==> flow/design.v <==
module HW3_FPMUL_754SP(Clk, Rst, St, FPmplier, FPmcand, Done, Ovf, Unf, FPproduct);
	input Clk, Rst, St;
	input [31:0] FPmplier, FPmcand;
	output reg [31:0] FPproduct;
	output reg Ovf, Unf, Done;
	wire [47:0] mult_out;
	wire [8:0] expo_out;		 
	reg [22:0] F;
	reg [8:0] E, E_biased;
	reg S;
	reg [1:0] state;
	assign mult_out = ({1'b1, FPmplier[22:0]}) * ({1'b1, FPmcand[22:0]});
	assign expo_out = (FPmplier[30:23] - 8'd127) + (FPmcand[30:23] - 8'd127);
	always @ (posedge Clk)	begin
		Done <= 1'b0;
		Ovf <= 1'b0;
		Unf <= 1'b0;
		if(Rst == 1'b1) begin
			state <= 2'b00;
		end
		else
		case(state)
			0: begin
				if(St == 1'b0)
					state <= 2'b00;
				else
					state <= 2'b01;
			end
			1: begin
				state <= 2'b10;
				S <= FPmplier[31] ^ FPmcand[31];
				if(FPmplier == 32'b0 || FPmcand == 32'b0) begin
					E <= 9'b0;
					E_biased <= 9'b0;
					F <= mult_out[45:23];
				end
				else if(mult_out[47] == 1'b1) begin
					E <= expo_out + 9'b1;
					E_biased <= expo_out + 9'd128;
					F <= mult_out[46:24];
				end
				else begin
					E <= expo_out;
					E_biased <= expo_out + 9'd127;
					F <= mult_out[45:23];
				end
			end
			2: begin
				state <= 2'b0;
				Done <= 1'b1;
				if(E_biased > 8'b11111110)
					Ovf <= 1'b1;
				if(E_biased < 8'b00000001)
					Unf <= 1'b1;
				FPproduct <= {S, E_biased[7:0], F};
			end
			default: begin
				if(St == 1'b0)
					state <= 2'b00;
				else
					state <= 2'b01;
			end
		endcase
	end
endmodule
==> flow/run.sh <==
#!/bin/bash
# the make line also repeats each setting of config.mk as NAME=value (left out here)
make -C /OpenROAD-flow-scripts/flow DESIGN_CONFIG=/design/flow/config.mk WORK_HOME=/design/flow/orfs CLKGATE_MAP_FILE= finish
==> flow/config.mk <==
export PLATFORM = sky130hd
export DESIGN_NAME = HW3_FPMUL_754SP
export DESIGN_NICKNAME = HW3_FPMUL_754SP
export VERILOG_FILES = /design/flow/design.v
export SDC_FILE = /design/flow/constraint.sdc
export NUM_CORES = 4
export LEC_CHECK = 0
export ABC_AREA = 0
export CAP_MARGIN = 15
export CELL_PAD_IN_SITES_DETAIL_PLACEMENT = 0
export CORE_MARGIN = 2
export CORE_UTILIZATION = 70
export CTS_CLUSTER_DIAMETER = 321
export CTS_CLUSTER_SIZE = 58
export HOLD_SLACK_MARGIN = -0.09
export MAX_ROUTING_LAYER = met5
export PLACE_DENSITY = 0.64
export SETUP_SLACK_MARGIN = 1.46
export SLEW_MARGIN = 15
export TNS_END_PERCENT = 5
==> flow/constraint.sdc <==
create_clock -name core_clock -period 5.62 [get_ports {Clk}]
set_input_delay 1.1240 -clock core_clock [delete_from_list [all_inputs] [get_ports {Clk}]]
set_output_delay 1.1240 -clock core_clock [all_outputs]
set_load 0.01 [all_outputs]
==> results of run 1 <==
metal layers:
metal / global-route usage (%) / overflow
met1: 77.40 / 3
met2: 93.63 / 80
met4: 77.39 / 44
met3: 66.94 / 1
met5: 38.37 / 0
what timing repair did:
action | 4_1_cts
buffers inserted | 98
pin swaps | 129
gates cloned | 21
endpoints found under the setup margin | 32
gates resized | 347
==> results.sh, run 1 <==
# source this file to load flow results
export IMPL_die_y_um=180.3
export IMPL_placementRows=64
export IMPL_xor_share_pct=1.553
export IMPL_core_mm2=0.03059
export IMPL_num_io_pins=102
export IMPL_place_area_mm2=0.02607
export IMPL_place_inst=3054
export IMPL_holdBufCountCts=0
export IMPL_synth_cells=2355
export IMPL_htreeDepth=3
export IMPL_ys_warn_count=1
export IMPL_pre_cts_ws_ps=-2821
export IMPL_syn_avg_cell_area_um2=9.237
export IMPL_synth_flop_count=71
export IMPL_ff_type="edfxtp_1"
export IMPL_ys_types=66
export IMPL_top_cells_by_area="fa_1 44%, ha_1 11%, inv_1 10%"
export IMPL_gp_congestion=0.9752
export IMPL_chipArea_mm2=0.03250
export IMPL_synthesis_nets=3089
export IMPL_synth_top_area_share_pct=44.36
export IMPL_clkSinkCount=71
export IMPL_post_synth_top_count_cell="inv_1"
export IMPL_status="did not finish"
export IMPL_synthesis_area_mm2=0.02175
export IMPL_cts_max_path_buffers=2
export IMPL_ys_seq_share_pct=9.525
export IMPL_aoi_share_pct=4.774
export IMPL_top_logic_kind="adder cells"
export IMPL_synth_edff_count=65
export IMPL_yosys_top_cells_count="600 x inv_1, 482 x fa_1, 296 x nand2_1"
export IMPL_io_buffers=101
export IMPL_fp_utilization_pct=71.11
export IMPL_ys_cells=2355
export IMPL_grt_use_total_pct=78.66
export IMPL_haltStage="global routing"
export IMPL_largest_area_cell="fa_1"
export IMPL_yosys_area_share_adder_pct=55.00
export IMPL_async_reset_ff_share_pct=0
export IMPL_yosys_area_share_simple_pct=15.89
export IMPL_hpwl_mm=53.97
export IMPL_die_x_um=180.3
export IMPL_synthMuxAreaShare_pct=0.9548
export IMPL_root_buffer="clkbuf_16"
export IMPL_overflow=128
export IMPL_yosys_stat_chipArea_mm2=0.02175
export IMPL_stop_error="[ERROR GRT-0232] Routing congestion too high. Check the congestion heatmap in the GUI."
export IMPL_numCtsBuffers=9
==> run 2, diff against run 1 <==
- ABC_AREA: 0 -> 1
- CAP_MARGIN: 15 -> 20
- CELL_PAD_IN_SITES_GLOBAL_PLACEMENT: default -> 1
- CORE_ASPECT_RATIO: default -> 1.12
- CORE_UTILIZATION: 70 -> 58
- CTS_CLUSTER_DIAMETER: 321 -> 199
- CTS_CLUSTER_SIZE: 58 -> default
- GPL_ROUTABILITY_DRIVEN: default -> 0
- GPL_TIMING_DRIVEN: default -> 0
- HOLD_SLACK_MARGIN: -0.09 -> 0.04
- MAX_ROUTING_LAYER: met5 -> default
- MIN_ROUTING_LAYER: default -> met2
- PLACE_DENSITY: 0.64 -> 0.59
- SETUP_SLACK_MARGIN: 1.46 -> default
- SLEW_MARGIN: 15 -> 5
- TNS_END_PERCENT: 5 -> default
- clock period: 5.62 -> 6.11 ns (I/O delays scaled with it)
==> run 2 against run 1 <==
The flow again stops in global routing. Area after synthesis up 7.6%. Synthesized cell count increased by 29%. Die area rose by 29%.
==> results.sh, run 2 <==
# source this file to load flow results
export IMPL_synth_top_area_share_pct=41.23
export IMPL_num_io_pins=102
export IMPL_root_buffer="clkbuf_16"
export IMPL_core_mm2=0.03969
export IMPL_die_x_um=193.8
export IMPL_holdBufCountCts=0
export IMPL_synthMuxAreaShare_pct=0
export IMPL_aoi_share_pct=2.651
export IMPL_cts_max_path_buffers=2
export IMPL_chipArea_mm2=0.04198
export IMPL_status="did not finish"
export IMPL_synthesis_area_mm2=0.02341
export IMPL_haltStage="global routing"
export IMPL_fp_utilization_pct=58.97
export IMPL_overflow=1
export IMPL_largest_area_cell="fa_1"
export IMPL_yosys_area_share_adder_pct=51.11
export IMPL_io_buffers=89
export IMPL_synth_edff_count=65
export IMPL_async_reset_ff_share_pct=0
export IMPL_ff_type="edfxtp_1"
export IMPL_htreeDepth=3
export IMPL_clkSinkCount=71
export IMPL_numCtsBuffers=9
export IMPL_hpwl_mm=63.45
export IMPL_placementRows=77
export IMPL_synth_flop_count=71
export IMPL_xor_share_pct=0.7110
export IMPL_top_logic_kind="adder cells"
export IMPL_synth_cells=3049
export IMPL_yosys_area_share_simple_pct=19.06
export IMPL_grt_use_total_pct=64.44
export IMPL_stop_error="[ERROR GRT-0232] Routing congestion too high. Check the congestion heatmap in the GUI."
export IMPL_ys_cells=3049
export IMPL_top_cells_by_area="fa_1 41%, inv_1 16%, nand2_1 14%"
export IMPL_ys_types=35
export IMPL_die_y_um=216.6
export IMPL_ys_seq_share_pct=8.852
export IMPL_syn_avg_cell_area_um2=7.677
export IMPL_yosys_top_cells_count="968 x inv_1, 873 x nand2_1, 482 x fa_1"
export IMPL_yosys_stat_chipArea_mm2=0.02341
export IMPL_synthesis_nets=3783
export IMPL_post_synth_top_count_cell="inv_1"
export IMPL_ys_warn_count=1
==> run 2: repair_timing <==
item                       CTS
pin swaps                   77
resized                    671
setup endpoints to repair   32
cloned                      10
setup buffers              106
==> run 2: metrics by stage <==
step | setup WS [ps] | std cells | instance area [um^2] | TNS [ps] | utilization, %
2_1_floorplan | -763.3 | 3049 | 23960 | -23000 | -
3_3_place_gp | -2931 | 3651 | 25490 | -89230 | 64.23
3_5_place_dp | -2940 | 3651 | 25510 | -89450 | 64.26
4_1_cts | -917.7 | 3782 | 28980 | -27530 | 73.00
==> run 2: routing by layer <==
layer  overflow  track usage [%]
met1          -                -
met2          0            70.44
met3          0            76.22
met4          1            36.99
met5          0            44.33
==> run 3, diff against run 2 <==
- ABC_AREA: 1 -> default
- CELL_PAD_IN_SITES_DETAIL_PLACEMENT: 0 -> default
- CELL_PAD_IN_SITES_GLOBAL_PLACEMENT: 1 -> default
- CORE_ASPECT_RATIO: 1.12 -> default
- CORE_UTILIZATION: 58 -> 72
- CTS_CLUSTER_DIAMETER: 199 -> 372
- CTS_CLUSTER_SIZE: default -> 99
- GPL_ROUTABILITY_DRIVEN: 0 -> default
- GPL_TIMING_DRIVEN: 0 -> default
- HOLD_SLACK_MARGIN: 0.04 -> default
- MIN_ROUTING_LAYER: met2 -> default
- PLACE_DENSITY: 0.59 -> 0.42
- SLEW_MARGIN: 5 -> 20
- clock period: 6.11 -> 6.62 ns (I/O delays scaled with it)
==> run 3 against run 2 <==
The flow again stops in global routing. Area after synthesis decreased by 7.1%. Die area decreased by 25%. Synthesized cell count decreased by 23%.
==> results.sh, run 3 <==
# source this file to load flow results
export IMPL_placementRows=63
export IMPL_async_reset_ff_share_pct=0
export IMPL_core_mm2=0.02972
export IMPL_yosys_area_share_simple_pct=15.89
export IMPL_pre_cts_ws_ps=-2051
export IMPL_io_buffers=101
export IMPL_grt_use_total_pct=93.59
export IMPL_haltStage="global routing"
export IMPL_holdBufCountCts=0
export IMPL_ys_types=66
export IMPL_top_logic_kind="adder cells"
export IMPL_ys_warn_count=1
export IMPL_chipArea_mm2=0.03162
export IMPL_top_cells_by_area="fa_1 44%, ha_1 11%, inv_1 10%"
export IMPL_overflow=1344
export IMPL_syn_avg_cell_area_um2=9.237
export IMPL_synthesis_nets=3089
export IMPL_post_synth_top_count_cell="inv_1"
export IMPL_gp_congestion=0.9821
export IMPL_cts_max_path_buffers=2
export IMPL_status="did not finish"
export IMPL_ff_type="edfxtp_1"
export IMPL_numCtsBuffers=9
export IMPL_stop_error="[ERROR GRT-0116] Global routing finished with congestion. Check the congestion regions in the DRC Viewer."
export IMPL_synth_flop_count=71
export IMPL_clkSinkCount=71
export IMPL_root_buffer="clkbuf_16"
export IMPL_num_io_pins=102
export IMPL_synth_edff_count=65
export IMPL_ys_cells=2355
export IMPL_hpwl_mm=54.83
export IMPL_aoi_share_pct=4.774
export IMPL_place_inst=3044
export IMPL_place_area_mm2=0.02600
export IMPL_ys_seq_share_pct=9.525
export IMPL_die_x_um=177.8
export IMPL_yosys_top_cells_count="600 x inv_1, 482 x fa_1, 296 x nand2_1"
export IMPL_xor_share_pct=1.553
export IMPL_yosys_area_share_adder_pct=55.00
export IMPL_synthMuxAreaShare_pct=0.9548
export IMPL_synthesis_area_mm2=0.02175
export IMPL_yosys_stat_chipArea_mm2=0.02175
export IMPL_synth_cells=2355
export IMPL_synth_top_area_share_pct=44.36
export IMPL_fp_utilization_pct=73.20
export IMPL_htreeDepth=3
export IMPL_largest_area_cell="fa_1"
export IMPL_die_y_um=177.8
run 3: per-layer routing:
metal	global-route usage, %	overflow
met1	85.54	39
met2	112.2	874
met3	78.56	33
met4	104.9	390
met5	56.25	8
run 3: what timing repair did:
item	4_1_cts
gates resized	503
setup buffers	114
setup endpoints to repair	32
pin swaps	145
gates cloned	30
==> run 4, diff against run 3 <==
- ABC_AREA: default -> 0
- CAP_MARGIN: 20 -> 0
- CELL_PAD_IN_SITES_DETAIL_PLACEMENT: default -> 1
- CELL_PAD_IN_SITES_GLOBAL_PLACEMENT: default -> 1
- CORE_ASPECT_RATIO: default -> 0.98
- CORE_UTILIZATION: 72 -> 53
- CTS_CLUSTER_DIAMETER: 372 -> 285
- CTS_CLUSTER_SIZE: 99 -> 21
- GPL_ROUTABILITY_DRIVEN: default -> 1
- GPL_TIMING_DRIVEN: default -> 0
- MAX_ROUTING_LAYER: default -> met4
- MIN_ROUTING_LAYER: default -> met2
- PLACE_DENSITY: 0.42 -> default
- PLACE_DENSITY_LB_ADDON: default -> 0.09
- SETUP_SLACK_MARGIN: default -> 1.77
- SLEW_MARGIN: 20 -> 0
- TNS_END_PERCENT: default -> 20
- clock period: 6.62 -> 12.4 ns (I/O delays scaled with it)
==> run 4 against run 3 <==
Now clean on timing, DRC and antenna. Synthesized cell count did not move. Die area up 35%. Area after synthesis is the same.
==> results.sh, run 4 <==
# physical design summary
export IMPL_status="complete, no violations"
export IMPL_overflow=0
export IMPL_grt_use_total_pct=67.04
export IMPL_die_y_um=204.6
export IMPL_syn_to_final_growth_pct=11.31
export IMPL_synth_flop_count=71
export IMPL_finalClockPeriodUsage_pct=86.53
export IMPL_hpwl_mm=68.46
export IMPL_worst_path_max_delay_cell="ha_1"
export IMPL_die_x_um=208.7
export IMPL_setup_viol=0
export IMPL_place_area_mm2=0.02344
export IMPL_pre_cts_ws_ps=476.2
export IMPL_top_logic_kind="adder cells"
export IMPL_r2r_end="Unf"
export IMPL_crit_buf_inv=7
export IMPL_timing_final_ws_setup_ps=1670
export IMPL_synthMuxAreaShare_pct=0.9548
export IMPL_antenna_found_initial=2
export IMPL_synthesis_nets=3089
export IMPL_yosys_area_share_adder_pct=55.00
export IMPL_tns_ps=0
export IMPL_num_vias=24480
export IMPL_placementRows=73
export IMPL_largest_area_cell="fa_1"
export IMPL_gp_congestion=1.118
export IMPL_ys_types=66
export IMPL_cp_arrival_ps=10830
export IMPL_core_mm2=0.04055
export IMPL_end_kind="flop"
export IMPL_hold_class="reg -> reg"
export IMPL_htreeDepth=3
export IMPL_synth_cells=2355
export IMPL_hold_ws_ps=419.0
export IMPL_wl_mm=89.62
export IMPL_layout_cells_non_filler=3056
export IMPL_cp_required_ps=12500
export IMPL_fp_utilization_pct=53.64
export IMPL_crit_family="adder cells"
export IMPL_cts_clk_slew_worst_paths_ps=60
export IMPL_aoi_share_pct=4.774
export IMPL_place_inst=2981
export IMPL_root_buffer="clkbuf_16"
export IMPL_cp_cell_sequence="dlymetal6s2s_1, clkbuf_2, nand2_1, fa_1, inv_1, fa_1, inv_1, fa_1, fa_1, inv_1, fa_1, fa_1, inv_1, fa_1, inv_1, ha_1, nand2_1, nor4_1, o311a_2, a2111oi_2, o31ai_1, a211oi_1, xnor2_1, mux2_2"
export IMPL_ff2ff_setup_slack_ps=10500
export IMPL_ff_type="edfxtp_1"
export IMPL_async_reset_ff_share_pct=0
export IMPL_reg2reg_depth=3
export IMPL_rsz0062_at_grt="true"
export IMPL_holdBufCountCts=0
export IMPL_min_to="FPproduct[16]"
export IMPL_post_synth_top_count_cell="inv_1"
export IMPL_dr_pass1_iters=40
export IMPL_grt_pass1_wl_mm=132.4
export IMPL_num_io_pins=102
export IMPL_tool_warnings=29
export IMPL_via_per_inst=8.010
export IMPL_max_stage_delay_ps=730
export IMPL_ys_warn_count=1
export IMPL_top_cells_by_area="fa_1 44%, ha_1 11%, inv_1 10%"
export IMPL_numCtsBuffers=9
export IMPL_cp_max_fo=10
export IMPL_period_needed_ps=10730
export IMPL_worst_pin_slew_ps=1163
export IMPL_final_hold_viol_count=0
export IMPL_maxClockFrequency_mhz=93.20
export IMPL_stdcell_area_mm2=0.02421
export IMPL_yosys_stat_chipArea_mm2=0.02175
export IMPL_grt_max_degree=35
export IMPL_utilization_pct=59.71
export IMPL_synth_edff_count=65
export IMPL_wl_per_cell_um=29.33
export IMPL_remaining_drc_errors=0
export IMPL_crit_reg2reg_launch="state[1]"
export IMPL_syn_avg_cell_area_um2=9.237
export IMPL_critPathKind="in -> reg"
export IMPL_ys_cells=2355
export IMPL_synthesis_area_mm2=0.02175
export IMPL_chipArea_mm2=0.04268
export IMPL_cts_max_path_buffers=2
export IMPL_clkSinkCount=71
export IMPL_whs_path_depth=0
export IMPL_xor_share_pct=1.553
export IMPL_clock_latency_ps=360
export IMPL_slew_violations=0
export IMPL_cp_num_cells=24
export IMPL_grt_pass1_vias=29280
export IMPL_cts_tree="done"
export IMPL_yosys_top_cells_count="600 x inv_1, 482 x fa_1, 296 x nand2_1"
export IMPL_hp_start="F[16]"
export IMPL_max_slew_margin_pct=22.27
export IMPL_cp_common_cell="fa_1"
export IMPL_startpoint_type="primary input"
export IMPL_fin_skew_ps=5.740
export IMPL_ant_nets=0
export IMPL_critPathLaunch="FPmplier[20]"
export IMPL_endpoint="F[22]"
export IMPL_ys_seq_share_pct=9.525
export IMPL_yosys_area_share_simple_pct=15.89
export IMPL_io_buffers=101
export IMPL_dr_first_iter_drc_count=6618
export IMPL_synth_top_area_share_pct=44.36
export IMPL_maxCapViolCount=0
export IMPL_finalNetCount=3210
==> run 4: final cells by class <==
class | count | area [um^2]
Multi-Input combinational cell | 1579 | 17100
Fill cell | 4624 | 16340
Inverter | 602 | 2275
Sequential cell | 71 | 2072
Timing Repair Buffer | 110 | 1095
Tap cell | 525 | 656.9
Buffer | 103 | 580.6
Clock buffer | 9 | 225.2
Antenna cell | 50 | 125.1
Clock inverter | 7 | 81.33
==> run 4: layer usage <==
metal  up-vias  part of all wire, %  global-route usage, %  routed length [um]
li1       7293                    -                      -                   -
met2      7289                   44                  73.91               39720
met5         -                    0                      -                   0
met3      1637                   37                  76.67               33300
met1      8260                    0                      -                   0
met4         0                   19                  36.35               16600
==> run 4: repair_timing <==
| action | CTS | global route |
|---|---|---|
| endpoints found under the setup margin | 32 | 32 |
| pin swaps | 1 | 1 |
| gates resized | 73 | 163 |
| hold endpoints to repair | 0 | 0 |
| setup buffers | 1 | 8 |
==> run 5, diff against run 4 <==
- ABC_AREA: 0 -> default
- CAP_MARGIN: 0 -> 20
- CELL_PAD_IN_SITES_DETAIL_PLACEMENT: 1 -> default
- CELL_PAD_IN_SITES_GLOBAL_PLACEMENT: 1 -> default
- CORE_ASPECT_RATIO: 0.98 -> default
- CORE_UTILIZATION: 53 -> 40
- CTS_CLUSTER_DIAMETER: 285 -> default
- CTS_CLUSTER_SIZE: 21 -> default
- GPL_ROUTABILITY_DRIVEN: 1 -> default
- GPL_TIMING_DRIVEN: 0 -> default
- MAX_ROUTING_LAYER: met4 -> default
- MIN_ROUTING_LAYER: met2 -> default
- PLACE_DENSITY_LB_ADDON: 0.09 -> default
- SETUP_SLACK_MARGIN: 1.77 -> -0.54
- SLEW_MARGIN: 0 -> 20
- TNS_END_PERCENT: 20 -> default
- clock period: 12.4 -> 8.51 ns (I/O delays scaled with it)
==> run 5 against run 4 <==
The layout now fails its checks (setup timing). First-iteration DRC count down 86%. Sequential share of layout area shrank 0.61 points. Count of clock-buffer cells in the layout rose by 1. Flip-flop count stayed put. Critical path type unchanged. Critical path depth increased by 2. Routed wire length down 29%. Design area rose by 7.7%.
==> results.sh, run 5 <==
# physical design summary
export IMPL_synthMuxAreaShare_pct=0.9548
export IMPL_gp_congestion=0.9653
export IMPL_ant_nets=0
export IMPL_utilization_pct=48.46
export IMPL_overflow=0
export IMPL_aoi_share_pct=4.774
export IMPL_endpoint="E_biased[7]"
export IMPL_cp_common_cell="fa_1"
export IMPL_yosys_top_cells_count="600 x inv_1, 482 x fa_1, 296 x nand2_1"
export IMPL_clkSinkCount=71
export IMPL_largest_area_cell="fa_1"
export IMPL_grt_pass1_vias=18450
export IMPL_check_failures="setup timing"
export IMPL_whs_path_depth=0
export IMPL_period_needed_ps=8777
export IMPL_yosys_stat_chipArea_mm2=0.02175
export IMPL_max_stage_delay_ps=540
export IMPL_grt_use_total_pct=23.44
export IMPL_min_to="FPproduct[13]"
export IMPL_synth_top_area_share_pct=44.36
export IMPL_syn_to_final_growth_pct=19.88
export IMPL_critPathLaunch="FPmplier[9]"
export IMPL_crit_reg2reg_launch="state[2]"
export IMPL_via_per_inst=5.008
export IMPL_async_reset_ff_share_pct=0
export IMPL_syn_avg_cell_area_um2=9.237
export IMPL_ys_cells=2355
export IMPL_cts_max_path_buffers=2
export IMPL_ff_type="edfxtp_1"
export IMPL_cts_tree="done"
export IMPL_numCtsBuffers=9
export IMPL_crit_buf_inv=9
export IMPL_synth_edff_count=65
export IMPL_wl_per_cell_um=19.02
export IMPL_holdBufCountCts=0
export IMPL_cp_num_cells=26
export IMPL_chipArea_mm2=0.05626
export IMPL_ys_seq_share_pct=9.525
export IMPL_timing_final_ws_setup_ps=-266.9
export IMPL_critPathKind="in -> reg"
export IMPL_ys_types=66
export IMPL_post_synth_top_count_cell="inv_1"
export IMPL_ys_warn_count=1
export IMPL_finalClockPeriodUsage_pct=103.1
export IMPL_yosys_area_share_simple_pct=15.89
export IMPL_hp_start="F[13]"
export IMPL_top_cells_by_area="fa_1 44%, ha_1 11%, inv_1 10%"
export IMPL_postCtsSetupBuffers=0
export IMPL_num_vias=16800
export IMPL_core_mm2=0.05381
export IMPL_cts_clk_slew_worst_paths_ps=50
export IMPL_cp_max_fo=10
export IMPL_final_hold_viol_count=0
export IMPL_pre_cts_ws_ps=-908.3
export IMPL_finalNetCount=3387
export IMPL_root_buffer="clkbuf_16"
export IMPL_cp_arrival_ps=8850
export IMPL_htreeDepth=3
export IMPL_status="complete, but fails checks"
export IMPL_max_slew_margin_pct=40.83
export IMPL_reg2reg_depth=1
export IMPL_tns_ps=-5041
export IMPL_tool_warnings=27
export IMPL_top_logic_kind="adder cells"
export IMPL_clock_latency_ps=320
export IMPL_synth_cells=2355
export IMPL_grt_pass1_wl_mm=101.9
export IMPL_antenna_cells_inserted=0
export IMPL_worst_pin_slew_ps=885.7
export IMPL_dr_pass1_iters=7
export IMPL_setup_viol=30
export IMPL_fin_skew_ps=5.068
export IMPL_yosys_area_share_adder_pct=55.00
export IMPL_maxClockFrequency_mhz=113.9
export IMPL_r2r_end="F[10]"
export IMPL_wl_mm=63.80
export IMPL_io_buffers=101
export IMPL_grt_max_degree=35
export IMPL_antenna_found_initial=3
export IMPL_dr_first_iter_drc_count=914
export IMPL_placementRows=85
export IMPL_synth_flop_count=71
export IMPL_die_x_um=237.2
export IMPL_cp_required_ps=8580
export IMPL_remaining_drc_errors=0
export IMPL_hpwl_mm=56.11
export IMPL_xor_share_pct=1.553
export IMPL_end_kind="flop"
export IMPL_die_y_um=237.2
export IMPL_maxCapViolCount=0
export IMPL_slew_violations=0
export IMPL_num_io_pins=102
export IMPL_hold_class="reg -> reg"
export IMPL_worst_path_max_delay_cell="fa_1"
export IMPL_synthesis_area_mm2=0.02175
export IMPL_crit_family="adder cells"
export IMPL_fp_utilization_pct=40.42
export IMPL_startpoint_type="primary input"
export IMPL_ff2ff_setup_slack_ps=7090
export IMPL_synthesis_nets=3089
-- run 5: repair_timing --
action | in CTS | in global routing
setup endpoints to repair | 1 | 11
pin swaps | 0 | 4
cloned | 0 | 1
hold endpoints to repair | 0 | 0
resized | 1 | 24
-- run 5: routing by layer --
layer	share of wire (%)	track usage [%]	vias to the layer above
li1	-	-	7620
met4	3.7	8.214	2
met5	0.020	0	-
met3	6.4	3.705	99
met1	44	32.06	8500
met2	45	37.95	576
-- run 5: area by class of cell --
cell class	instances	area, um^2
Clock buffer	10	229.0
Clock inverter	6	61.31
Fill cell	5111	27740
Inverter	602	2260
Multi-Input combinational cell	1579	17060
Sequential cell	71	2072
Tap cell	696	870.8
Timing Repair Buffer	390	3531
-- run 5: through the flow --
step / cells / cell area, um^2 / hold slack [ps]
floorplan: 2355 / 21750 / 400.3
finish: 3354 / 26080 / 416.1
detailed placement: 3345 / 25750 / 404.5
global placement: 3345 / 25750 / 401.2
global route: 3354 / 26080 / 425.7
CTS: 3361 / 26040 / 417.9
==> run 6, diff against run 5 <==
- ABC_AREA: default -> 1
- CELL_PAD_IN_SITES_DETAIL_PLACEMENT: default -> 2
- CELL_PAD_IN_SITES_GLOBAL_PLACEMENT: default -> 3
- CORE_UTILIZATION: 40 -> 46
- PLACE_DENSITY_LB_ADDON: default -> 0.08
- SETUP_SLACK_MARGIN: -0.54 -> 2.17
- SLEW_MARGIN: 20 -> 0
- clock period: 8.51 -> 9.19 ns (I/O delays scaled with it)
==> run 6 against run 5 <==
The flow now stops in global placement without I/O. Synthesized cell count rose by 29%. Die area fell by 6.3%. Area after synthesis rose by 7.6%.
==> results.sh, run 6 <==
# source this file to load flow results
export IMPL_yosys_area_share_adder_pct=51.11
export IMPL_synth_edff_count=65
export IMPL_largest_area_cell="fa_1"
export IMPL_aoi_share_pct=2.651
export IMPL_core_mm2=0.05017
export IMPL_syn_avg_cell_area_um2=7.677
export IMPL_synthesis_nets=3783
export IMPL_status="did not finish"
export IMPL_fp_utilization_pct=46.65
export IMPL_synth_top_area_share_pct=41.23
export IMPL_chipArea_mm2=0.05270
export IMPL_ys_seq_share_pct=8.852
export IMPL_synth_cells=3049
export IMPL_post_synth_top_count_cell="inv_1"
export IMPL_die_x_um=229.6
export IMPL_placementRows=82
export IMPL_top_cells_by_area="fa_1 41%, inv_1 16%, nand2_1 14%"
export IMPL_haltStage="global placement without I/O"
export IMPL_synth_flop_count=71
export IMPL_stop_error="[ERROR FLW-0024] Place density exceeds 1.0 (current PLACE_DENSITY_LB_ADDON =  0.08). Please check if the value of  PLACE_DENSITY_LB_ADDON is between 0 and 0.99."
export IMPL_synthesis_area_mm2=0.02341
export IMPL_ys_types=35
export IMPL_yosys_area_share_simple_pct=19.06
export IMPL_async_reset_ff_share_pct=0
export IMPL_synthMuxAreaShare_pct=0
export IMPL_top_logic_kind="adder cells"
export IMPL_yosys_stat_chipArea_mm2=0.02341
export IMPL_ff_type="edfxtp_1"
export IMPL_ys_warn_count=1
export IMPL_die_y_um=229.6
export IMPL_ys_cells=3049
export IMPL_xor_share_pct=0.7110
export IMPL_yosys_top_cells_count="968 x inv_1, 873 x nand2_1, 482 x fa_1"
==> run 7, diff against run 6 <==
- ABC_AREA: 1 -> 0
- CAP_MARGIN: 20 -> 0
- CELL_PAD_IN_SITES_DETAIL_PLACEMENT: 2 -> 0
- CELL_PAD_IN_SITES_GLOBAL_PLACEMENT: 3 -> default
- CORE_UTILIZATION: 46 -> 72
- CTS_CLUSTER_DIAMETER: default -> 285
- CTS_CLUSTER_SIZE: default -> 58
- MAX_ROUTING_LAYER: default -> met5
- PLACE_DENSITY: default -> 0.64
- PLACE_DENSITY_LB_ADDON: 0.08 -> default
- SETUP_SLACK_MARGIN: 2.17 -> default
- SLEW_MARGIN: 0 -> 15
- TNS_END_PERCENT: default -> 20
- clock period: 9.19 -> 7.76 ns (I/O delays scaled with it)
==> run 7 against run 6 <==
Die area down 40%. The flow stops in global routing. Synthesized cell count down 23%. Area after synthesis down 7.1%.
==> results.sh, run 7 <==
# source this file to load flow results
export IMPL_clkSinkCount=71
export IMPL_root_buffer="clkbuf_16"
export IMPL_io_buffers=101
export IMPL_gp_congestion=0.9815
export IMPL_xor_share_pct=1.553
export IMPL_synthesis_area_mm2=0.02175
export IMPL_status="did not finish"
export IMPL_yosys_stat_chipArea_mm2=0.02175
export IMPL_chipArea_mm2=0.03162
export IMPL_synth_flop_count=71
export IMPL_top_cells_by_area="fa_1 44%, ha_1 11%, inv_1 10%"
export IMPL_htreeDepth=3
export IMPL_hpwl_mm=52.82
export IMPL_synthMuxAreaShare_pct=0.9548
export IMPL_grt_use_total_pct=91.28
export IMPL_synth_edff_count=65
export IMPL_ys_cells=2355
export IMPL_synth_top_area_share_pct=44.36
export IMPL_ff_type="edfxtp_1"
export IMPL_syn_avg_cell_area_um2=9.237
export IMPL_yosys_area_share_adder_pct=55.00
export IMPL_place_area_mm2=0.02559
export IMPL_fp_utilization_pct=73.20
export IMPL_num_io_pins=102
export IMPL_overflow=898
export IMPL_pre_cts_ws_ps=-1320
export IMPL_synth_cells=2355
export IMPL_die_x_um=177.8
export IMPL_ys_warn_count=1
export IMPL_die_y_um=177.8
export IMPL_ys_seq_share_pct=9.525
export IMPL_aoi_share_pct=4.774
export IMPL_holdBufCountCts=0
export IMPL_stop_error="[ERROR GRT-0232] Routing congestion too high. Check the congestion heatmap in the GUI."
export IMPL_async_reset_ff_share_pct=0
export IMPL_synthesis_nets=3089
export IMPL_haltStage="global routing"
export IMPL_core_mm2=0.02972
export IMPL_yosys_top_cells_count="600 x inv_1, 482 x fa_1, 296 x nand2_1"
export IMPL_yosys_area_share_simple_pct=15.89
export IMPL_placementRows=63
export IMPL_ys_types=66
export IMPL_cts_max_path_buffers=2
export IMPL_numCtsBuffers=9
export IMPL_top_logic_kind="adder cells"
export IMPL_largest_area_cell="fa_1"
export IMPL_post_synth_top_count_cell="inv_1"
run 7: metrics by stage:
step | cells | util (%) | TNS (ps) | hold slack [ps]
after floorplan | 2355 | - | -169.4 | 400.3
after global placement | 3032 | 86.10 | -32480 | 404.7
after detailed placement | 3032 | 86.10 | -35810 | 404.5
after CTS | 3160 | 93.41 | -7668 | 419.7
run 7: repair_timing:
item                                   4_1_cts
pin swaps                                   95
buffers inserted                            99
cloned                                      13
endpoints found under the hold margin        0
gates resized                              327
setup endpoints to repair                   32
run 7: layer usage:
layer / GRT overflow / track usage, %
met2: 574 / 106.9
met4: 252 / 99.15
met5: 6 / 56.57
met1: 37 / 85.11
met3: 29 / 79.26
==> run 8, diff against run 7 <==
- ABC_AREA: 0 -> default
- CAP_MARGIN: 0 -> 20
- CELL_PAD_IN_SITES_DETAIL_PLACEMENT: 0 -> default
- CTS_CLUSTER_DIAMETER: 285 -> default
- CTS_CLUSTER_SIZE: 58 -> default
- MAX_ROUTING_LAYER: met5 -> default
- PLACE_DENSITY: 0.64 -> 0.42
- SLEW_MARGIN: 15 -> 20
- TNS_END_PERCENT: 20 -> default
- clock period: 7.76 -> 9.34 ns (I/O delays scaled with it)
==> run 8 against run 7 <==
Now clean on timing, DRC and antenna. Synthesized cell count stayed put. Area after synthesis unchanged. Die area did not move.
==> results.sh, run 8 <==
# physical design summary
export IMPL_maxCapViolCount=0
export IMPL_regArea_mm2=0.002072
export IMPL_num_vias=17330
export IMPL_top_layer_used="met4"
export IMPL_synth_flop_count=71
export IMPL_cts_resized=0
export IMPL_yosys_top_cells_count="600 x inv_1, 482 x fa_1, 296 x nand2_1"
export IMPL_ys_cells=2355
export IMPL_finalNetCount=3241
export IMPL_wl_met3_mm=6.347
export IMPL_cp_required_ps=9420
export IMPL_ff2ff_setup_slack_ps=7940
export IMPL_cp_max_fo=18
export IMPL_wl_per_cell_um=21.41
export IMPL_startpoint_type="primary input"
export IMPL_wl_mm=62.18
export IMPL_xor_share_pct=1.553
export IMPL_top_cells_by_area="fa_1 44%, ha_1 11%, inv_1 10%"
export IMPL_grt_use_total_pct=41.73
export IMPL_clock_latency_ps=330
export IMPL_cp_num_cells=24
export IMPL_antenna_found_initial=2
export IMPL_htreeDepth=3
export IMPL_dr_first_iter_drc_count=1623
export IMPL_critPathKind="in -> reg"
export IMPL_post_synth_top_count_cell="inv_1"
export IMPL_yosys_stat_chipArea_mm2=0.02175
export IMPL_fp_utilization_pct=73.20
export IMPL_ys_types=66
export IMPL_synthMuxAreaShare_pct=0.9548
export IMPL_die_y_um=177.8
export IMPL_hpwl_mm=51.54
export IMPL_top_logic_kind="adder cells"
export IMPL_route_met2_wl_mm=29.86
export IMPL_yosys_area_share_adder_pct=55.00
export IMPL_critPathLaunch="FPmplier[21]"
export IMPL_syn_avg_cell_area_um2=9.237
export IMPL_crit_family="adder cells"
export IMPL_hold_class="reg -> reg"
export IMPL_fin_skew_ps=8.735
export IMPL_end_kind="flop"
export IMPL_async_reset_ff_share_pct=0
export IMPL_worst_pin_slew_ps=746.9
export IMPL_ys_warn_count=1
export IMPL_placementRows=63
export IMPL_synthesis_area_mm2=0.02175
export IMPL_syn_to_final_growth_pct=13.06
export IMPL_yosys_area_share_simple_pct=15.89
export IMPL_remaining_drc_errors=0
export IMPL_cts_tree="done"
export IMPL_ys_seq_share_pct=9.525
export IMPL_overflow=0
export IMPL_grt_max_degree=35
export IMPL_synth_edff_count=65
export IMPL_aoi_share_pct=4.774
export IMPL_via_per_inst=5.968
export IMPL_reg2reg_depth=4
export IMPL_ant_nets=0
export IMPL_io_buffers=101
export IMPL_place_inst=2886
export IMPL_synth_top_area_share_pct=44.36
export IMPL_setup_viol=0
export IMPL_status="complete, no violations"
export IMPL_crit_buf_inv=8
export IMPL_layout_cells_non_filler=2904
export IMPL_final_hold_viol_count=0
export IMPL_postCtsSetupBuffers=0
export IMPL_cts_clk_slew_worst_paths_ps=60
export IMPL_core_mm2=0.02972
export IMPL_cp_common_cell="fa_1"
export IMPL_fill_cells=1806
export IMPL_max_stage_delay_ps=720
export IMPL_root_buffer="clkbuf_16"
export IMPL_crit_reg2reg_launch="state[1]"
export IMPL_finalClockPeriodUsage_pct=97.56
export IMPL_slew_violations=0
export IMPL_synth_cells=2355
export IMPL_whs_path_depth=0
export IMPL_dr_pass1_iters=5
export IMPL_num_io_pins=102
export IMPL_numCtsBuffers=9
export IMPL_grt_pass1_vias=19000
export IMPL_r2r_end="Unf"
export IMPL_cts_max_path_buffers=2
export IMPL_worst_path_max_delay_cell="clkdlybuf4s50_1"
export IMPL_hp_start="F[7]"
export IMPL_synthesis_nets=3089
export IMPL_holdBufCountCts=0
export IMPL_maxClockFrequency_mhz=109.7
export IMPL_cp_cell_sequence="clkdlybuf4s50_1, buf_4, nand2_1, fa_1, inv_1, fa_1, inv_1, fa_1, fa_1, inv_1, fa_1, fa_1, inv_1, fa_1, inv_1, ha_1, and3_1, nand2_1, nor3_1, o21ai_2, a2111o_1, nand3_1, buf_4, mux2_2"
export IMPL_endpoint="F[2]"
export IMPL_min_to="FPproduct[7]"
export IMPL_max_slew_margin_pct=50.21
export IMPL_chipArea_mm2=0.03162
export IMPL_cp_arrival_ps=9190
export IMPL_period_needed_ps=9112
export IMPL_grt_pass1_wl_mm=98.17
export IMPL_tool_warnings=29
export IMPL_ff_type="edfxtp_1"
export IMPL_gp_congestion=0.9938
export IMPL_comb_area_mm2=0.01702
export IMPL_wl_met1_mm=21.09
export IMPL_die_x_um=177.8
export IMPL_clkSinkCount=71
export IMPL_largest_area_cell="fa_1"
-- run 8: layout make-up --
type                       instances  area share (%)
tap                              390           1.984
multi-input combinational       1579           69.22
clock buffer                      10          0.9310
timing repair buffer             244           9.982
sequential                        71           8.425
antenna                            2         0.02035
inverter                         602           9.188
clock inverter                     6          0.2493
-- run 8: per-layer routing --
layer	GRT usage, %	vias up
met5	0	-
met4	26.30	0
met3	8.012	336
met2	68.28	1083
met1	51.18	8586
li1	-	7327
-- run 8: through the flow --
stage               worst slack, ps  hold slack [ps]  utilization (%)  instance area [um^2]  TNS [ps]
finish                        227.6            417.8            82.76                 24590         0
global route                 -79.61            421.3            82.76                 24590    -278.8
CTS                           184.2            417.9            82.67                 24570         0
detailed placement           -140.9            404.5            81.69                 24280    -655.8
global placement             -42.05            401.6            81.69                 24280    -77.83
floorplan                     904.8            400.3                -                 21750         0
==> run 9, diff against run 8 <==
- CAP_MARGIN: 20 -> 0
- PLACE_DENSITY: 0.42 -> default
- PLACE_DENSITY_LB_ADDON: default -> 0.2
- SETUP_SLACK_MARGIN: default -> -0.09
- SLEW_MARGIN: 20 -> 40
- clock period: 9.34 -> 8.46 ns (I/O delays scaled with it)
==> run 9 against run 8 <==
Now fails the layout checks on setup timing. Cell count up 7.2%. Design area up 9.8%. Count of clock-buffer cells in the layout is 1 lower. Non-clock buffer count is 207 higher. Via count increased by 18%. Flip-flop count did not move. Die area is the same. Largest cell class unchanged.
==> results.sh, run 9 <==
# physical design summary
export IMPL_status="complete, but fails checks"
export IMPL_check_failures="setup timing"
export IMPL_critPathKind="in -> reg"
export IMPL_endpoint="E_biased[7]"
export IMPL_grt_pass1_wl_mm=114.2
export IMPL_worst_pin_slew_ps=1145
export IMPL_maxCapViolCount=0
export IMPL_top_cells_by_area="fa_1 44%, ha_1 11%, inv_1 10%"
export IMPL_async_reset_ff_share_pct=0
export IMPL_ff_type="edfxtp_1"
export IMPL_place_area_mm2=0.02541
export IMPL_place_inst=3054
export IMPL_maxClockFrequency_mhz=112.9
export IMPL_fp_utilization_pct=73.20
export IMPL_antenna_found_initial=4
export IMPL_ff2ff_setup_slack_ps=7050
export IMPL_io_buffers=101
export IMPL_grt_pass1_vias=21250
export IMPL_tool_warnings=28
export IMPL_layout_cells_non_filler=3112
export IMPL_largest_area_cell="fa_1"
export IMPL_xor_share_pct=1.553
export IMPL_grt_use_met1_pct=55.63
export IMPL_max_slew_margin_pct=23.12
export IMPL_holdBufCountCts=0
export IMPL_synthesis_nets=3089
export IMPL_clock_latency_ps=360
export IMPL_gp_congestion=0.9923
export IMPL_hp_start="F[9]"
export IMPL_syn_avg_cell_area_um2=9.237
export IMPL_dr_first_iter_drc_count=2960
export IMPL_synthesis_area_mm2=0.02175
export IMPL_yosys_top_cells_count="600 x inv_1, 482 x fa_1, 296 x nand2_1"
export IMPL_min_to="FPproduct[9]"
export IMPL_slew_violations=0
export IMPL_pre_cts_ws_ps=-899.6
export IMPL_period_needed_ps=8857
export IMPL_num_vias=20470
export IMPL_yosys_area_share_simple_pct=15.89
export IMPL_finalNetCount=3449
export IMPL_synthMuxAreaShare_pct=0.9548
export IMPL_grt_max_degree=35
export IMPL_end_kind="flop"
export IMPL_via_per_inst=6.579
export IMPL_synth_cells=2355
export IMPL_cp_num_cells=27
export IMPL_critPathLaunch="FPmcand[2]"
export IMPL_synth_edff_count=65
export IMPL_wl_per_cell_um=27.41
export IMPL_finalClockPeriodUsage_pct=104.7
export IMPL_root_buffer="clkbuf_16"
export IMPL_timing_final_ws_setup_ps=-396.9
export IMPL_use_met2_pct=78.78
export IMPL_htreeDepth=3
export IMPL_die_x_um=177.8
export IMPL_crit_buf_inv=9
export IMPL_hpwl_mm=58.28
export IMPL_cp_max_fo=6
export IMPL_reg2reg_depth=4
export IMPL_fill_cells=1172
export IMPL_stdcell_area_mm2=0.02699
export IMPL_worst_path_max_delay_cell="fa_1"
export IMPL_remaining_drc_errors=0
export IMPL_wl_mm=85.31
export IMPL_setup_viol=32
export IMPL_die_y_um=177.8
export IMPL_r2r_end="Unf"
export IMPL_ys_warn_count=1
export IMPL_core_mm2=0.02972
export IMPL_cts_max_path_buffers=2
export IMPL_overflow=0
export IMPL_whs_path_depth=0
export IMPL_max_stage_delay_ps=630
export IMPL_cts_tree="done"
export IMPL_synth_top_area_share_pct=44.36
export IMPL_syn_to_final_growth_pct=24.09
export IMPL_placementRows=63
export IMPL_cts_clk_slew_worst_paths_ps=60
export IMPL_hold_class="reg -> reg"
export IMPL_yosys_area_share_adder_pct=55.00
export IMPL_cp_common_cell="fa_1"
export IMPL_fin_skew_ps=15.42
export IMPL_cp_required_ps=8550
export IMPL_grt_use_total_pct=49.33
export IMPL_crit_reg2reg_launch="state[1]"
export IMPL_aoi_share_pct=4.774
export IMPL_ys_types=66
export IMPL_ys_cells=2355
export IMPL_synth_flop_count=71
export IMPL_post_synth_top_count_cell="inv_1"
export IMPL_crit_family="adder cells"
export IMPL_chipArea_mm2=0.03162
export IMPL_startpoint_type="primary input"
export IMPL_ys_seq_share_pct=9.525
export IMPL_yosys_stat_chipArea_mm2=0.02175
export IMPL_top_logic_kind="adder cells"
export IMPL_top_usage_layer="met2"
export IMPL_cp_arrival_ps=8950
export IMPL_dr_pass1_iters=14
export IMPL_use_met3_pct=14.61
export IMPL_clkSinkCount=71
export IMPL_ant_nets=0
export IMPL_numCtsBuffers=9
export IMPL_num_io_pins=102
export IMPL_final_hold_viol_count=0
-- run 9: stage by stage --
step | hold slack, ps | utilization [%] | setup TNS, ps
after CTS | 423.4 | 88.18 | -1516
after floorplan | 400.3 | - | 0
after global placement | 401.9 | 85.51 | -17150
final | 427.0 | 90.84 | -9117
after global routing | 437.0 | 90.82 | -15410
after detailed placement | 407.4 | 85.51 | -20020
-- run 9: layout make-up --
cell class / instances / area, um^2 / share of cell area [%]
Multi-Input combinational cell: 1580 / 17690 / 65.52
Timing Repair Buffer: 451 / 4179 / 15.48
Inverter: 602 / 2268 / 8.403
Sequential cell: 71 / 2072 / 7.676
Tap cell: 390 / 488.0 / 1.808
Clock buffer: 9 / 225.2 / 0.8343
Clock inverter: 7 / 71.32 / 0.2642
Antenna cell: 2 / 5.005 / 0.01854
-- run 9: timing repair --
item,4_1_cts,5_1_grt
setup buffers,17,22
cloned,3,5
resized,119,161
pin swaps,45,90
endpoints found under the hold margin,0,0
setup endpoints to repair,31,31
-- run 9: per-layer routing --
layer  vias up  part of all wire, %
met5         -                0.059
met4         2                   12
met3       907                   15
met2      2167                   44
met1      9651                   28
li1       7746                    -
==> run 10, diff against run 9 <==
- ABC_AREA: default -> 1
- CAP_MARGIN: 0 -> 20
- CORE_ASPECT_RATIO: default -> 0.94
- CTS_CLUSTER_DIAMETER: default -> 373
- CTS_CLUSTER_SIZE: default -> 98
- PLACE_DENSITY: default -> 0.41
- PLACE_DENSITY_LB_ADDON: 0.2 -> default
- SETUP_SLACK_MARGIN: -0.09 -> default
- SLEW_MARGIN: 40 -> 20
- clock period: 8.46 -> 8.07 ns (I/O delays scaled with it)
==> run 10 against run 9 <==
Still fails the layout checks on setup timing. Worst hold slack worse by 6.0 ps. Core utilization down 3.3 points. Design area up 4.6%. Cell count up 21%. Count of clock-buffer cells in the layout unchanged. Critical path type unchanged. Highest routed layer unchanged.
==> results.sh, run 10 <==
# physical design summary
export IMPL_crit_reg2reg_launch="state[1]"
export IMPL_cts_max_path_buffers=2
export IMPL_crit_buf_inv=8
export IMPL_synth_cells=3049
export IMPL_critPathLaunch="FPmplier[4]"
export IMPL_num_io_pins=102
export IMPL_synth_top_area_share_pct=41.23
export IMPL_wl_mm=82.22
export IMPL_top_usage_layer="met2"
export IMPL_end_kind="flop"
export IMPL_place_area_mm2=0.02684
export IMPL_dr_pass1_iters=12
export IMPL_root_buffer="clkbuf_16"
export IMPL_yosys_stat_chipArea_mm2=0.02341
export IMPL_via_per_inst=5.889
export IMPL_fill_cells=1641
export IMPL_timing_final_ws_setup_ps=-227.6
export IMPL_die_y_um=178.8
export IMPL_cts_tree="done"
export IMPL_startpoint_type="primary input"
export IMPL_maxCapViolCount=0
export IMPL_setup_viol=32
export IMPL_io_buffers=101
export IMPL_htreeDepth=3
export IMPL_num_vias=22200
export IMPL_stdcell_area_mm2=0.02823
export IMPL_placementRows=64
export IMPL_clkSinkCount=71
export IMPL_worst_path_max_delay_cell="fa_1"
export IMPL_grt_use_total_pct=44.73
export IMPL_ff2ff_setup_slack_ps=6250
export IMPL_antenna_found_initial=3
export IMPL_largest_area_cell="fa_1"
export IMPL_dr_first_iter_drc_count=2853
export IMPL_holdBufCountCts=0
export IMPL_cp_num_cells=28
export IMPL_cp_required_ps=8180
export IMPL_crit_family="adder cells"
export IMPL_gp_congestion=0.9865
export IMPL_worst_pin_slew_ps=1116
export IMPL_ys_cells=3049
export IMPL_chipArea_mm2=0.03397
export IMPL_syn_to_final_growth_pct=20.62
export IMPL_grt_pass1_vias=22810
export IMPL_numCtsBuffers=9
export IMPL_hold_class="reg -> reg"
export IMPL_synth_edff_count=65
export IMPL_status="complete, but fails checks"
export IMPL_tool_warnings=30
export IMPL_place_inst=3710
export IMPL_period_needed_ps=8298
export IMPL_cts_clk_slew_worst_paths_ps=70
export IMPL_xor_share_pct=0.7110
export IMPL_grt_use_met1_pct=53.95
export IMPL_ys_types=35
export IMPL_yosys_top_cells_count="968 x inv_1, 873 x nand2_1, 482 x fa_1"
export IMPL_cp_max_fo=25
export IMPL_top_logic_kind="adder cells"
export IMPL_reg2reg_depth=4
export IMPL_top_cells_by_area="fa_1 41%, inv_1 16%, nand2_1 14%"
export IMPL_hpwl_mm=59.43
export IMPL_synthMuxAreaShare_pct=0
export IMPL_synthesis_area_mm2=0.02341
export IMPL_wl_per_cell_um=21.81
export IMPL_yosys_area_share_adder_pct=51.11
export IMPL_aoi_share_pct=2.651
export IMPL_tns_ps=-4500
export IMPL_post_synth_top_count_cell="inv_1"
export IMPL_finalNetCount=4069
export IMPL_grt_pass1_wl_mm=115.1
export IMPL_grt_max_degree=35
export IMPL_pre_cts_ws_ps=-382.2
export IMPL_ant_nets=0
export IMPL_slew_violations=0
export IMPL_r2r_end="Unf"
export IMPL_async_reset_ff_share_pct=0
export IMPL_whs_path_depth=0
export IMPL_finalClockPeriodUsage_pct=102.8
export IMPL_syn_avg_cell_area_um2=7.677
export IMPL_layout_cells_non_filler=3770
export IMPL_use_met3_pct=12.25
export IMPL_synth_flop_count=71
export IMPL_remaining_drc_errors=0
export IMPL_core_mm2=0.03227
export IMPL_die_x_um=190.0
export IMPL_critPathKind="in -> reg"
export IMPL_check_failures="setup timing"
export IMPL_fin_skew_ps=17.96
export IMPL_endpoint="F[17]"
export IMPL_maxClockFrequency_mhz=120.5
export IMPL_synthesis_nets=3783
export IMPL_max_stage_delay_ps=810
export IMPL_fp_utilization_pct=72.53
export IMPL_final_hold_viol_count=0
export IMPL_min_to="FPproduct[7]"
export IMPL_hp_start="F[7]"
export IMPL_yosys_area_share_simple_pct=19.06
export IMPL_clock_latency_ps=370
export IMPL_cp_common_cell="nand2_1"
export IMPL_ys_warn_count=1
export IMPL_use_met2_pct=73.48
export IMPL_ff_type="edfxtp_1"
export IMPL_overflow=0
export IMPL_max_slew_margin_pct=25.43
export IMPL_cp_arrival_ps=8410
export IMPL_ys_seq_share_pct=8.852
-- run 10: routing by layer --
layer,up-vias,wire length (um)
met5,-,75
met4,4,7462
met3,705,12170
met2,1913,36400
met1,10400,26120
li1,9183,-
-- run 10: cell type report --
type	instances	area, um^2	area share, %
Antenna cell	1	2.502	0.008863
Inverter	978	3671	13.00
Multi-Input combinational cell	1892	17700	62.68
Clock inverter	7	80.08	0.2836
Tap cell	429	536.8	1.901
Clock buffer	9	225.2	0.7977
Sequential cell	71	2072	7.339
Timing Repair Buffer	383	3949	13.99
-- run 10: per-stage QoR --
stage               hold WS, ps  util (%)
finish                    421.0     87.49
global placement          404.9     83.17
CTS                       424.3     84.18
global route              425.2     87.49
detailed placement        405.4     83.17
floorplan                 400.3         -
-- run 10: timing repair --
action / 4_1_cts / 5_1_grt
resized: 6 / 151
cloned: 1 / 12
pin swaps: 1 / 56
setup endpoints to repair: 11 / 32
setup buffers: 0 / 31
==> run 11, diff against run 10 <==
- ABC_AREA: 1 -> 0
- CELL_PAD_IN_SITES_DETAIL_PLACEMENT: default -> 1
- CORE_ASPECT_RATIO: 0.94 -> default
- CORE_UTILIZATION: 72 -> 53
- CTS_CLUSTER_DIAMETER: 373 -> 96
- CTS_CLUSTER_SIZE: 98 -> default
- GPL_ROUTABILITY_DRIVEN: default -> 1
- GPL_TIMING_DRIVEN: default -> 0
- PLACE_DENSITY: 0.41 -> default
- PLACE_DENSITY_LB_ADDON: default -> 0.23
- TNS_END_PERCENT: default -> 30
- clock period: 8.07 -> 4.75 ns (I/O delays scaled with it)
==> run 11 against run 10 <==
The run now fails in global routing. Area after synthesis is 7.1% lower. Synthesized cell count is 23% lower. Die area is 26% higher.
==> results.sh, run 11 <==
# source this file to load flow results
export IMPL_status="did not finish"
export IMPL_haltStage="global routing"
export IMPL_stop_error="[ERROR GRT-0232] Routing congestion too high. Check the congestion heatmap in the GUI."
export IMPL_clkSinkCount=71
export IMPL_num_io_pins=102
export IMPL_placementRows=74
export IMPL_synth_flop_count=71
export IMPL_largest_area_cell="fa_1"
export IMPL_htreeDepth=3
export IMPL_aoi_share_pct=4.774
export IMPL_core_mm2=0.04065
export IMPL_yosys_area_share_simple_pct=15.89
export IMPL_fp_utilization_pct=53.52
export IMPL_synth_top_area_share_pct=44.36
export IMPL_yosys_stat_chipArea_mm2=0.02175
export IMPL_die_x_um=206.6
export IMPL_top_cells_by_area="fa_1 44%, ha_1 11%, inv_1 10%"
export IMPL_ys_cells=2355
export IMPL_synthMuxAreaShare_pct=0.9548
export IMPL_hpwl_mm=67.74
export IMPL_xor_share_pct=1.553
export IMPL_top_logic_kind="adder cells"
export IMPL_place_area_mm2=0.02409
export IMPL_async_reset_ff_share_pct=0
export IMPL_io_buffers=101
export IMPL_numCtsBuffers=9
export IMPL_synthesis_area_mm2=0.02175
export IMPL_chipArea_mm2=0.04268
export IMPL_root_buffer="clkbuf_16"
export IMPL_die_y_um=206.6
export IMPL_synth_edff_count=65
export IMPL_grt_use_total_pct=73.78
export IMPL_ys_types=66
export IMPL_overflow=183
export IMPL_yosys_area_share_adder_pct=55.00
export IMPL_gp_congestion=1.002
export IMPL_ys_warn_count=1
export IMPL_synthesis_nets=3089
export IMPL_post_synth_top_count_cell="inv_1"
export IMPL_synth_cells=2355
export IMPL_cts_max_path_buffers=2
export IMPL_ff_type="edfxtp_1"
export IMPL_syn_avg_cell_area_um2=9.237
export IMPL_yosys_top_cells_count="600 x inv_1, 482 x fa_1, 296 x nand2_1"
export IMPL_ys_seq_share_pct=9.525
[run 11: timing repair]
item                       in CTS
pin swaps                      75
setup endpoints to repair      32
gates resized                 684
gates cloned                    9
hold buffers                    0
buffers inserted               95
[run 11: layer usage]
layer	GRT usage [%]	GRT overflow
met1	71.76	4
met2	93.10	113
met3	56.97	0
met4	75.92	66
met5	23.39	0
[run 11: through the flow]
step           std cells  hold WS [ps]  setup WS (ps)  util (%)
2_1_floorplan       2355         400.3          -2337         -
3_3_place_gp        2988         401.5          -4609     59.10
3_5_place_dp        2990         406.3          -4765     59.27
4_1_cts             3109         420.0          -2691     66.73
==> run 12, diff against run 11 <==
- ABC_AREA: 0 -> 1
- CELL_PAD_IN_SITES_DETAIL_PLACEMENT: 1 -> default
- CORE_UTILIZATION: 53 -> 59
- CTS_CLUSTER_DIAMETER: 96 -> default
- CTS_CLUSTER_SIZE: default -> 93
- GPL_ROUTABILITY_DRIVEN: 1 -> default
- GPL_TIMING_DRIVEN: 0 -> default
- PLACE_DENSITY_LB_ADDON: 0.23 -> default
- SETUP_SLACK_MARGIN: default -> 0.77
- TNS_END_PERCENT: 30 -> default
- clock period: 4.75 -> 6.19 ns (I/O delays scaled with it)
==> run 12 against run 11 <==
Synthesized cell count grew 29%. Die area down 3.3%. Area after synthesis grew 7.6%. The layout now fails its checks (setup timing).
==> results.sh, run 12 <==
# physical design summary
export IMPL_status="complete, but fails checks"
export IMPL_check_failures="setup timing"
export IMPL_syn_avg_cell_area_um2=7.677
export IMPL_endpoint="F[22]"
export IMPL_grt_use_met1_pct=49.69
export IMPL_cts_clk_slew_worst_paths_ps=60
export IMPL_die_y_um=203.2
export IMPL_xor_share_pct=0.7110
export IMPL_die_x_um=203.2
export IMPL_syn_to_final_growth_pct=31.04
export IMPL_tns_ps=-31730
export IMPL_ant_nets=0
export IMPL_synth_edff_count=65
export IMPL_stdcell_area_mm2=0.03067
export IMPL_pre_cts_ws_ps=-1767
export IMPL_max_stage_delay_ps=640
export IMPL_largest_area_cell="fa_1"
export IMPL_use_met3_pct=12.08
export IMPL_hpwl_mm=56.27
export IMPL_yosys_area_share_adder_pct=51.11
export IMPL_worst_pin_slew_ps=1109
export IMPL_max_slew_margin_pct=25.87
export IMPL_critPathLaunch="FPmplier[19]"
export IMPL_clock_latency_ps=360
export IMPL_remaining_drc_errors=0
export IMPL_post_synth_top_count_cell="inv_1"
export IMPL_worst_path_max_delay_cell="fa_2"
export IMPL_hold_ws_ps=418.8
export IMPL_cts_max_path_buffers=2
export IMPL_top_cells_by_area="fa_1 41%, inv_1 16%, nand2_1 14%"
export IMPL_wl_mm=81.10
export IMPL_critPathKind="in -> reg"
export IMPL_cp_required_ps=6310
export IMPL_crit_family="adder cells"
export IMPL_dr_pass1_iters=6
export IMPL_yosys_stat_chipArea_mm2=0.02341
export IMPL_finalNetCount=4199
export IMPL_timing_final_ws_setup_ps=-1046
export IMPL_antenna_found_initial=4
export IMPL_grt_use_total_pct=40.54
export IMPL_chipArea_mm2=0.04128
export IMPL_fp_utilization_pct=60.14
export IMPL_synthesis_nets=3783
export IMPL_synthMuxAreaShare_pct=0
export IMPL_num_vias=21490
export IMPL_synth_cells=3049
export IMPL_ys_types=35
export IMPL_end_kind="flop"
export IMPL_final_hold_viol_count=0
export IMPL_cp_common_cell="fa_1"
export IMPL_cp_max_fo=7
export IMPL_cp_arrival_ps=7350
export IMPL_wl_per_cell_um=20.33
export IMPL_grt_pass1_vias=22940
export IMPL_min_to="FPproduct[13]"
export IMPL_hp_start="F[13]"
export IMPL_clkSinkCount=71
export IMPL_utilization_pct=78.81
export IMPL_slew_violations=0
export IMPL_ff2ff_setup_slack_ps=4560
export IMPL_placementRows=72
export IMPL_use_met2_pct=64.15
export IMPL_gp_congestion=0.9905
export IMPL_whs_path_depth=0
export IMPL_num_io_pins=102
export IMPL_maxCapViolCount=0
export IMPL_reg2reg_depth=4
export IMPL_cp_num_cells=30
export IMPL_top_logic_kind="adder cells"
export IMPL_fin_skew_ps=18.36
export IMPL_crit_buf_inv=10
export IMPL_layout_cells_non_filler=3990
export IMPL_synthesis_area_mm2=0.02341
export IMPL_tool_warnings=33
export IMPL_io_buffers=101
export IMPL_setup_viol=32
export IMPL_numCtsBuffers=9
export IMPL_root_buffer="clkbuf_16"
export IMPL_via_per_inst=5.385
export IMPL_grt_max_degree=35
export IMPL_ys_cells=3049
export IMPL_period_needed_ps=7236
export IMPL_aoi_share_pct=2.651
export IMPL_rsz0062_at_grt="true"
export IMPL_grt_pass1_wl_mm=125.5
export IMPL_core_mm2=0.03892
export IMPL_place_area_mm2=0.02760
export IMPL_top_usage_layer="met2"
export IMPL_maxClockFrequency_mhz=138.2
export IMPL_fill_cells=2639
export IMPL_crit_reg2reg_launch="state[1]"
export IMPL_hold_class="reg -> reg"
export IMPL_ff_type="edfxtp_1"
export IMPL_startpoint_type="primary input"
export IMPL_async_reset_ff_share_pct=0
export IMPL_synth_top_area_share_pct=41.23
export IMPL_htreeDepth=3
export IMPL_finalClockPeriodUsage_pct=116.9
export IMPL_r2r_end="Unf"
export IMPL_overflow=0
export IMPL_ys_seq_share_pct=8.852
export IMPL_yosys_area_share_simple_pct=19.06
export IMPL_cts_tree="done"
export IMPL_synth_flop_count=71
export IMPL_yosys_top_cells_count="968 x inv_1, 873 x nand2_1, 482 x fa_1"
export IMPL_dr_first_iter_drc_count=1946
export IMPL_place_inst=3841
export IMPL_ys_warn_count=1
-- run 12: timing repair --
action	in CTS	in global routing
hold buffers	0	0
pin swaps	105	79
resized	422	174
gates cloned	34	3
endpoints found under the setup margin	32	32
buffers inserted	71	23
-- run 12: final cells by class --
| type | instances | area (um^2) | share of cell area, % |
|---|---|---|---|
| multi-input combinational | 1892 | 18350 | 59.82 |
| tap | 518 | 648.1 | 2.113 |
| clock buffer | 9 | 225.2 | 0.7343 |
| inverter | 978 | 3674 | 11.98 |
| sequential | 71 | 2072 | 6.756 |
| antenna | 2 | 5.005 | 0.01632 |
| timing repair buffer | 513 | 5632 | 18.36 |
| clock inverter | 7 | 68.82 | 0.2244 |
-- run 12: layer usage --
metal | up-vias | part of all wire [%]
met2 | 1229 | 46
met3 | 391 | 12
met4 | 2 | 7.3
met1 | 10420 | 36
li1 | 9449 | -
met5 | - | 0.014
